==> run E <==
## ALU_microprocessor
module ALU_microprocessor (
  input      [ 5:0]   alu_ctrl  ,
  input      [31:0]   in_1      ,
  input      [31:0]   in_2      ,
  input               alu_clk   ,
  output reg [31:0]   alu_rslt  ,
  output     [ 4:0]   alu_checks             
);
export LEC_CHECK = 0
export CAP_MARGIN = 20
export CORE_ASPECT_RATIO = 0.5
export CORE_MARGIN = 2
export CORE_UTILIZATION = 40
export CTS_CLUSTER_DIAMETER = 306
export CTS_CLUSTER_SIZE = 100
export GPL_ROUTABILITY_DRIVEN = 0
export HOLD_SLACK_MARGIN = 0.24
export PLACE_DENSITY = 0.4
export SETUP_SLACK_MARGIN = -0.7
export SLEW_MARGIN = 20
export TNS_END_PERCENT = 5
create_clock -name core_clock -period 7.0 [get_ports {alu_clk}]
run.sh (not shown) runs the stock make flow with config.mk's settings and CLKGATE_MAP_FILE=.
==> run Y (differences from run E) <==
- ABC_AREA: not set -> 1
- CORE_UTILIZATION: 40 -> 72
- CTS_CLUSTER_DIAMETER: 306 -> 371
- CTS_CLUSTER_SIZE: 100 -> 99
- GPL_ROUTABILITY_DRIVEN: 0 -> not set
- HOLD_SLACK_MARGIN: 0.24 -> not set
- PLACE_DENSITY: 0.4 -> not set
- SETUP_SLACK_MARGIN: -0.7 -> 1.17
==> flow/constraint.sdc (replaced) <==
create_clock -name core_clock -period 4.43 [get_ports {alu_clk}]
set_input_delay 0.8860 -clock core_clock [delete_from_list [all_inputs] [get_ports {alu_clk}]]
set_output_delay 0.8860 -clock core_clock [all_outputs]
set_load 0.01 [all_outputs]
==> run A (differences from run E) <==
- CAP_MARGIN: 20 -> 5
- CORE_ASPECT_RATIO: 0.5 -> not set
- CORE_UTILIZATION: 40 -> 72
- CTS_CLUSTER_DIAMETER: 306 -> 99
- CTS_CLUSTER_SIZE: 100 -> 57
- GPL_ROUTABILITY_DRIVEN: 0 -> not set
- HOLD_SLACK_MARGIN: 0.24 -> not set
- PLACE_DENSITY: 0.4 -> 0.65
- SETUP_SLACK_MARGIN: -0.7 -> 1.03
- TNS_END_PERCENT: 5 -> not set
==> flow/constraint.sdc (replaced) <==
create_clock -name core_clock -period 3.59 [get_ports {alu_clk}]
set_input_delay 0.7180 -clock core_clock [delete_from_list [all_inputs] [get_ports {alu_clk}]]
set_output_delay 0.7180 -clock core_clock [all_outputs]
set_load 0.01 [all_outputs]
==> run P (differences from run E) <==
- CAP_MARGIN: 20 -> 15
- CELL_PAD_IN_SITES_DETAIL_PLACEMENT: not set -> 1
- CORE_ASPECT_RATIO: 0.5 -> not set
- CTS_CLUSTER_DIAMETER: 306 -> 55
- CTS_CLUSTER_SIZE: 100 -> 59
- GPL_TIMING_DRIVEN: not set -> 0
- HOLD_SLACK_MARGIN: 0.24 -> -0.08
- MAX_ROUTING_LAYER: not set -> met4
- PLACE_DENSITY: 0.4 -> not set
- SETUP_SLACK_MARGIN: -0.7 -> not set
- TNS_END_PERCENT: 5 -> not set
==> flow_summary.html <==
<h2>Implementation results</h2>
<table>
<tr><th>Metric</th><th>Value</th></tr>
<tr><th colspan="2">Outcome</th></tr>
<tr><td>Status</td><td>did not finish</td></tr>
<tr><td>Last step reached</td><td>3_5_place_dp</td></tr>
<tr><td>First error</td><td>[ERROR DPL-0038] Utilization greater than 100%, impossible to legalize</td></tr>
<tr><th colspan="2">Synthesis</th></tr>
<tr><td>Average cell area after synthesis</td><td>7.71 sq um</td></tr>
<tr><td>Syn_nets</td><td>between 2000 and 3000</td></tr>
<tr><td>Most frequent cells after synthesis</td><td>sky130_fd_sc_hd__ha_1 (437), sky130_fd_sc_hd__xnor2_1 (379), sky130_fd_sc_hd__inv_1 (175), sky130_fd_sc_hd__nand2_1 (170), sky130_fd_sc_hd__nor2_1 (133)</td></tr>
<tr><td>Compound-Gate Fraction of Synth Area</td><td>between 20% and 30%</td></tr>
<tr><td>Number of cells produced by synthesis</td><td>2342</td></tr>
</table>
Source of the figures above: run A

==> flow_summary.html <==
<p>Metrics extracted from the flow reports.</p>
<table>
<tr><th>Metric</th><th>Value</th></tr>
<tr><th colspan="2">Synthesis</th></tr>
<tr><td>Number of synthesized register bits</td><td>37</td></tr>
<tr><td>Tally of yosys warning messages</td><td>1</td></tr>
<tr><td>Compound-Gate Fraction of Synth Area</td><td>between 20% and 30%</td></tr>
<tr><td>Most frequent cells after synthesis</td><td>sky130_fd_sc_hd__ha_1 (437), sky130_fd_sc_hd__xnor2_1 (379), sky130_fd_sc_hd__inv_1 (175), sky130_fd_sc_hd__nand2_1 (170), sky130_fd_sc_hd__nor2_1 (133)</td></tr>
<tr><td>Average cell area after synthesis</td><td>7.71 sq um</td></tr>
<tr><th colspan="2">Outcome</th></tr>
<tr><td>Status</td><td>complete, no violations</td></tr>
<tr><th colspan="2">Power</th></tr>
<tr><td>Worst IR Drop VDD</td><td>about 0.17 mV</td></tr>
<tr><td>Total power per unit cell area</td><td>163 nW/um^2</td></tr>
<tr><th colspan="2">Timing</th></tr>
<tr><td>Setup repair after global routing missed its margin</td><td>no</td></tr>
<tr><th colspan="2">Clock network</th></tr>
<tr><td>Total CTS buffers</td><td>5</td></tr>
<tr><th colspan="2">Cells and area</th></tr>
<tr><td>Combinational share of cell area</td><td>around 77%</td></tr>
<tr><th colspan="2">Min path</th></tr>
<tr><td>Hold path cells</td><td>2</td></tr>
<tr><th colspan="2">Routing</th></tr>
<tr><td>Mean routed wirelength per cell</td><td>roughly 36 um</td></tr>
</table>
Source of the figures above: run E

==> flow_summary.html <==
<h2>Implementation results</h2>
<table>
<tr><th>Metric</th><th>Value</th></tr>
<tr><th colspan="2">Synthesis</th></tr>
<tr><td>Largest logic family</td><td>simple AND/OR/NAND/NOR gates</td></tr>
<tr><td>Syn_nets</td><td>4236</td></tr>
<tr><td>Number of cells produced by synthesis</td><td>3726</td></tr>
<tr><td>Most frequent cells after synthesis</td><td>sky130_fd_sc_hd__nand2_1 (1154), sky130_fd_sc_hd__inv_1 (440), sky130_fd_sc_hd__ha_1 (437), sky130_fd_sc_hd__nor2_1 (314), sky130_fd_sc_hd__nand3_1 (257)</td></tr>
<tr><td>Tally of yosys warning messages</td><td>1</td></tr>
<tr><td>Number of synthesized flops with an enable pin</td><td>0</td></tr>
<tr><td>Compound-Gate Fraction of Synth Area</td><td>between 10% and 20%</td></tr>
<tr><th colspan="2">Outcome</th></tr>
<tr><td>Last step reached</td><td>4_1_cts</td></tr>
<tr><td>First error</td><td>[ERROR DPL-0038] Utilization greater than 100%, impossible to legalize</td></tr>
<tr><td>Status</td><td>did not finish</td></tr>
</table>
Source of the figures above: run Y

==> flow_summary.html <==
<p>Metrics extracted from the flow reports.</p>
<table>
<tr><th>Metric</th><th>Value</th></tr>
<tr><th colspan="2">Outcome</th></tr>
<tr><td>Status</td><td>failed layout checks</td></tr>
<tr><td>Violated layout checks</td><td>negative setup slack</td></tr>
<tr><th colspan="2">Synthesis</th></tr>
<tr><td>Average cell area after synthesis</td><td>7.71 sq um</td></tr>
<tr><td>Compound-Gate Fraction of Synth Area</td><td>between 20 and 25%</td></tr>
<tr><td>Number of cells produced by synthesis</td><td>approximately 2300</td></tr>
<tr><th colspan="2">Routing</th></tr>
<tr><td>Total length of routed met2 wires</td><td>around 40000 um</td></tr>
<tr><td>DR DRC count</td><td>0</td></tr>
<tr><th colspan="2">Timing</th></tr>
<tr><td>Smallest setup slack after layout</td><td>-21.7 ps</td></tr>
<tr><td>Final setup violation count</td><td>1</td></tr>
<tr><th colspan="2">Power</th></tr>
<tr><td>Overall power after layout</td><td>3.22 mW</td></tr>
<tr><td>Fraction of power consumed by the clock network</td><td>around 8.9%</td></tr>
<tr><th colspan="2">Setup path</th></tr>
<tr><td>Crit. Startpoint</td><td>in_1[10]</td></tr>
</table>
Source of the figures above: run P

Power and IR drop assume default switching activity.
